==> flow/design.v <==
module ALU(
    input logic CLK,
    input logic RST,
    input logic ACT,
    input logic[3:0]  OP,
    input logic[1:0]  MOVI,
    input logic[31:0] REG_A,
    input logic[31:0] REG_B,
    input logic[31:0] MEM,
    input logic[31:0] IMM,
    output logic[31:0] DATA,
    output logic       RDY,
    output logic       VLD
);
    typedef enum logic [1:0] {
        INIT,
        FIRST_STAGE,
        MUL_FIRST_STAGE,
        MUL_SECOND_STAGE
    } state_type;
    state_type state_curr;
    state_type state_next;
    logic[31:0] operand_A;
    logic[31:0] operand_B;
    logic[31:0] norm_res;
    logic[31:0] norm_reg;
    logic[63:0] mult_res;
    logic       mult_req;
    always_comb begin
        case (state_curr)
            INIT:
                if (ACT) begin
                    if (mult_req)
                        state_next = MUL_FIRST_STAGE;
                    else
                        state_next = FIRST_STAGE;
                end else
                     state_next = INIT;
            FIRST_STAGE:      state_next = INIT;
            MUL_FIRST_STAGE:  state_next = MUL_SECOND_STAGE;
            MUL_SECOND_STAGE: state_next = INIT;
        endcase
    end
    always_ff @(posedge CLK) begin
        if (RST) begin
            state_curr  <= INIT;
        end else begin
            state_curr <= state_next;
            if (state_next == MUL_FIRST_STAGE)
                mult_res <= operand_A * operand_B;
            if (state_next == FIRST_STAGE)
                norm_reg <= norm_res;
        end
    end
    always_comb begin
        case (state_curr)
            INIT:             DATA = 32'b0;
            FIRST_STAGE:      DATA = norm_reg;
            MUL_FIRST_STAGE:  DATA = mult_res[31:0];
            MUL_SECOND_STAGE: DATA = mult_res[63:32];
        endcase
    end
    assign operand_A = REG_A;
    assign VLD = (state_curr != INIT) & ~RST;
    assign RDY = state_curr == INIT;
    always_comb begin
        case (MOVI)
            2'b00:   operand_B = REG_B;
            2'b01:   operand_B = MEM;
            2'b10:   operand_B = IMM;
            default: operand_B = '0;
        endcase
    end
    always_comb begin
        norm_res = 32'b0;
        mult_req = 0;
        if (RDY) begin
            case (OP)
                4'b0000: norm_res = operand_A + operand_B;             
                4'b0001: norm_res = operand_A - operand_B;             
                4'b0010: mult_req = 1;                                 
                4'b0011: norm_res = {1'b0, operand_B[31:1]};           
                4'b0100: norm_res = {operand_B[30:0], 1'b0};           
                4'b0101: norm_res = {operand_B[0], operand_B[31:1]};   
                4'b0110: norm_res = {operand_B[30:0], operand_B[31]};  
                4'b0111: norm_res = ~operand_B;                        
                4'b1000: norm_res = operand_A & operand_B;             
                4'b1001: norm_res = operand_A | operand_B;             
                4'b1010: norm_res = operand_A ^ operand_B;             
                4'b1011: norm_res = ~(operand_A & operand_B);          
                4'b1100: norm_res = ~(operand_A | operand_B);          
                4'b1101: norm_res = ~(operand_A ^ operand_B);          
                4'b1110: norm_res = operand_B + 1;                     
                4'b1111: norm_res = operand_B - 1;                     
            endcase
        end
    end
endmodule
Settings: LEC_CHECK=0, CAP_MARGIN=10, CORE_ASPECT_RATIO=0.72, CORE_MARGIN=2, CORE_UTILIZATION=72, CTS_CLUSTER_DIAMETER=96, CTS_CLUSTER_SIZE=46, PLACE_DENSITY=0.64, SETUP_SLACK_MARGIN=0.46, SLEW_MARGIN=20; clock period 5.29 ns.
run.sh (not shown) runs the stock make flow with config.mk's settings and CLKGATE_MAP_FILE=.
The first run aborted during global routing (5_1_grt) with GRT-0116.
Then changed:
- CAP_MARGIN: 10 -> 20
- CORE_ASPECT_RATIO: 0.72 -> default
- CORE_UTILIZATION: 72 -> 19
- CTS_CLUSTER_DIAMETER: 96 -> default
- CTS_CLUSTER_SIZE: 46 -> default
- PLACE_DENSITY: 0.64 -> default
- SETUP_SLACK_MARGIN: 0.46 -> default
- clock period: 5.29 -> 10.3 ns (I/O delays scaled with it)
Now the flow passed the timing, design-rule and antenna checks.
Die area came out higher to 3.7 times its value.
Synthesized area does not change.
Synthesized cell count does not change.


job 4685:
Starts from the design.v that is shown in full above.
Settings: LEC_CHECK=0, ABC_AREA=1, CAP_MARGIN=10, CELL_PAD_IN_SITES_DETAIL_PLACEMENT=1, CELL_PAD_IN_SITES_GLOBAL_PLACEMENT=3, CORE_ASPECT_RATIO=0.94, CORE_MARGIN=2, CORE_UTILIZATION=71, GPL_TIMING_DRIVEN=1, PLACE_DENSITY_LB_ADDON=0.12, SLEW_MARGIN=0, TNS_END_PERCENT=25; clock period 10.5 ns.
Job 4685 | ERROR | global placement without I/O
Changes in job 6549 relative to job 4685:
# job 4685
export LEC_CHECK = 0
export ABC_AREA = 1
export CAP_MARGIN = 10
export CELL_PAD_IN_SITES_DETAIL_PLACEMENT = 1
export CELL_PAD_IN_SITES_GLOBAL_PLACEMENT = 3
export CORE_ASPECT_RATIO = 0.94
export CORE_MARGIN = 2
export CORE_UTILIZATION = 71
export GPL_TIMING_DRIVEN = 1
export PLACE_DENSITY_LB_ADDON = 0.12
export SLEW_MARGIN = 0
export TNS_END_PERCENT = 25
create_clock -name core_clock -period 10.5 [get_ports {CLK}]
# job 6549
export LEC_CHECK = 0
export ABC_AREA = 1
export CAP_MARGIN = 20
export CORE_MARGIN = 2
export CORE_UTILIZATION = 58
export CTS_CLUSTER_DIAMETER = 153
export CTS_CLUSTER_SIZE = 30
export PLACE_DENSITY = 0.43
export SLEW_MARGIN = 20
export TNS_END_PERCENT = 5
create_clock -name core_clock -period 10.5 [get_ports {CLK}]
Findings:
- Compared with job 4685, job 6549 shows a higher horizontal die dimension.
- Job 6549 ran to completion and came out clean on the timing, design-rule and antenna checks.
- Delta (job 6549 minus job 4685): core utilization at floorplan moved down, core box area moved up, adder and majority cell fraction of the synthesized area level.
- Between job 4685 and job 6549, the die height is lower for job 4685.
- In the flow results for job 4685 and job 6549, the floorplan die area is larger on job 6549.
- Job 6549 -> job 4685: cell area after synthesis delta 0, exact match
- Diff job 6549..job 4685 | post-synthesis share of cell area spent on xor and xnor gates | unchanged
For job 6381, these inputs were changed with respect to job 6549:
# job 6549
export LEC_CHECK = 0
export ABC_AREA = 1
export CAP_MARGIN = 20
export CORE_MARGIN = 2
export CORE_UTILIZATION = 58
export CTS_CLUSTER_DIAMETER = 153
export CTS_CLUSTER_SIZE = 30
export PLACE_DENSITY = 0.43
export SLEW_MARGIN = 20
export TNS_END_PERCENT = 5
create_clock -name core_clock -period 10.5 [get_ports {CLK}]
# job 6381
export LEC_CHECK = 0
export ABC_AREA = 1
export CAP_MARGIN = 20
export CELL_PAD_IN_SITES_DETAIL_PLACEMENT = 1
export CELL_PAD_IN_SITES_GLOBAL_PLACEMENT = 3
export CORE_ASPECT_RATIO = 0.67
export CORE_MARGIN = 2
export CORE_UTILIZATION = 58
export CTS_CLUSTER_DIAMETER = 136
export CTS_CLUSTER_SIZE = 25
export GPL_ROUTABILITY_DRIVEN = 0
export HOLD_SLACK_MARGIN = 0.29
export SETUP_SLACK_MARGIN = 3.09
export SLEW_MARGIN = 20
export TNS_END_PERCENT = 90
create_clock -name core_clock -period 10.5 [get_ports {CLK}]
==> results <==
- Summary of job 6549 and job 6381: one run falls short of a clean finish, namely job 6381.
- Job 6381 vs job 6549 — count of standard-cell rows dropped about 18%.
- Die area delta (job 6381 -> job 6549): insignificant
- From job 6549 to job 6381 the numbers moved as follows: die height went down; gate count after technology mapping flat.
Changes in job 1055 relative to job 6381:
# job 6381
export LEC_CHECK = 0
export ABC_AREA = 1
export CAP_MARGIN = 20
export CELL_PAD_IN_SITES_DETAIL_PLACEMENT = 1
export CELL_PAD_IN_SITES_GLOBAL_PLACEMENT = 3
export CORE_ASPECT_RATIO = 0.67
export CORE_MARGIN = 2
export CORE_UTILIZATION = 58
export CTS_CLUSTER_DIAMETER = 136
export CTS_CLUSTER_SIZE = 25
export GPL_ROUTABILITY_DRIVEN = 0
export HOLD_SLACK_MARGIN = 0.29
export SETUP_SLACK_MARGIN = 3.09
export SLEW_MARGIN = 20
export TNS_END_PERCENT = 90
create_clock -name core_clock -period 10.5 [get_ports {CLK}]
# job 1055
export LEC_CHECK = 0
export ABC_AREA = 1
export CAP_MARGIN = 10
export CELL_PAD_IN_SITES_DETAIL_PLACEMENT = 1
export CORE_ASPECT_RATIO = 0.94
export CORE_MARGIN = 2
export CORE_UTILIZATION = 40
export GPL_TIMING_DRIVEN = 1
export PLACE_DENSITY_LB_ADDON = 0.12
export SLEW_MARGIN = 40
export TNS_END_PERCENT = 25
create_clock -name core_clock -period 10.5 [get_ports {CLK}]
### Flow results
Job 1055 finished every step from synthesis to the final layout, and the layout passed the timing, design-rule and antenna checks. From job 6381 to job 1055, synthesized area did not move at all. From job 6381 to job 1055, simple-gate share of the synthesized area did not move at all. Job 1055 -> job 6381: yosys-reported design area after synthesis delta 0, exact match. Compared with job 6381, job 1055 degrades die area. For area of the core, dividing the value from job 1055 by the value from job 6381 gives 1.5. Diff job 6381..job 1055 | instance tally after logic synthesis | unchanged. NOTE row count job 6381->job 1055 increased by more than a quarter. On sequential cell area fraction in the yosys report, job 1055 tracks job 6381 almost exactly. Comparing job 6381 against job 1055, there is no change at all in synthesized flop and latch total. Number of distinct library cells after synthesis came out exactly the same in job 6381 and job 1055.


Starts from the design.v that is shown in full above.
export LEC_CHECK = 0
export CAP_MARGIN = 20
export CORE_MARGIN = 2
export CORE_UTILIZATION = 40
export CTS_CLUSTER_SIZE = 13
export SETUP_SLACK_MARGIN = -0.92
export SLEW_MARGIN = 20
export TNS_END_PERCENT = 5
create_clock -name core_clock -period 10.5 [get_ports {CLK}]
The baseline completed and failed the layout checks on negative setup slack.
==> next run, changes <==
- CTS_CLUSTER_SIZE: 13 -> not set
- SETUP_SLACK_MARGIN: -0.92 -> not set
- TNS_END_PERCENT: 5 -> not set
- clock period: 10.5 -> 10.3 ns (I/O delays scaled with it)
=> With this change the flow completed without violations. Register-to-register slack loses 0.14 ns. Die area stays the same. Non-clock buffer count came out higher by 78. Worst hold slack got worse by 0.0071 ns.
==> next run, changes <==
- ABC_AREA: not set -> 1
- CORE_UTILIZATION: 40 -> 72
- CTS_CLUSTER_DIAMETER: not set -> 392
- CTS_CLUSTER_SIZE: not set -> 98
- clock period: 10.3 -> 5.92 ns (I/O delays scaled with it)
The changed run ended with an error in global routing (5_1_grt).
Synthesized area is higher by 8.4%.
Die size is lower by 39%.
Synthesized cell count is higher by 27%.
==> next run, changes <==
- ABC_AREA: 1 -> not set
- CORE_UTILIZATION: 72 -> 60
- CTS_CLUSTER_DIAMETER: 392 -> not set
- CTS_CLUSTER_SIZE: 98 -> not set
- MAX_ROUTING_LAYER: not set -> met4
- clock period: 5.92 -> 8.26 ns (I/O delays scaled with it)
With this change the flow completed and failed the layout checks on negative setup slack.
Die area rises by 10%.
Synthesized cell count drops by 21%.
Synthesized area goes down by 7.8%.
==> next run, changes <==
- CTS_CLUSTER_SIZE: not set -> 59
- SETUP_SLACK_MARGIN: not set -> 1.67
- clock period: 8.26 -> 5.71 ns (I/O delays scaled with it)
Result:
- The new run produced a layout that fails on negative setup slack
- global-route usage rises by 1.1 points
- design area rises by about 4.3%
- die area is unchanged
- cell count increases by about 2.6%
- wire length goes up by about 0.8%
- clock-buffer cell count does not change
==> next run, changes <==
- CORE_UTILIZATION: 60 -> 40
- CTS_CLUSTER_SIZE: 59 -> not set
- MAX_ROUTING_LAYER: met4 -> not set
- SETUP_SLACK_MARGIN: 1.67 -> not set
- clock period: 5.71 -> 10.5 ns (I/O delays scaled with it)
The new run completed without violations.
Hold slack is worse by 0.041 ns.
Final area came out lower by about 14%.
Die size grows by about 50%.
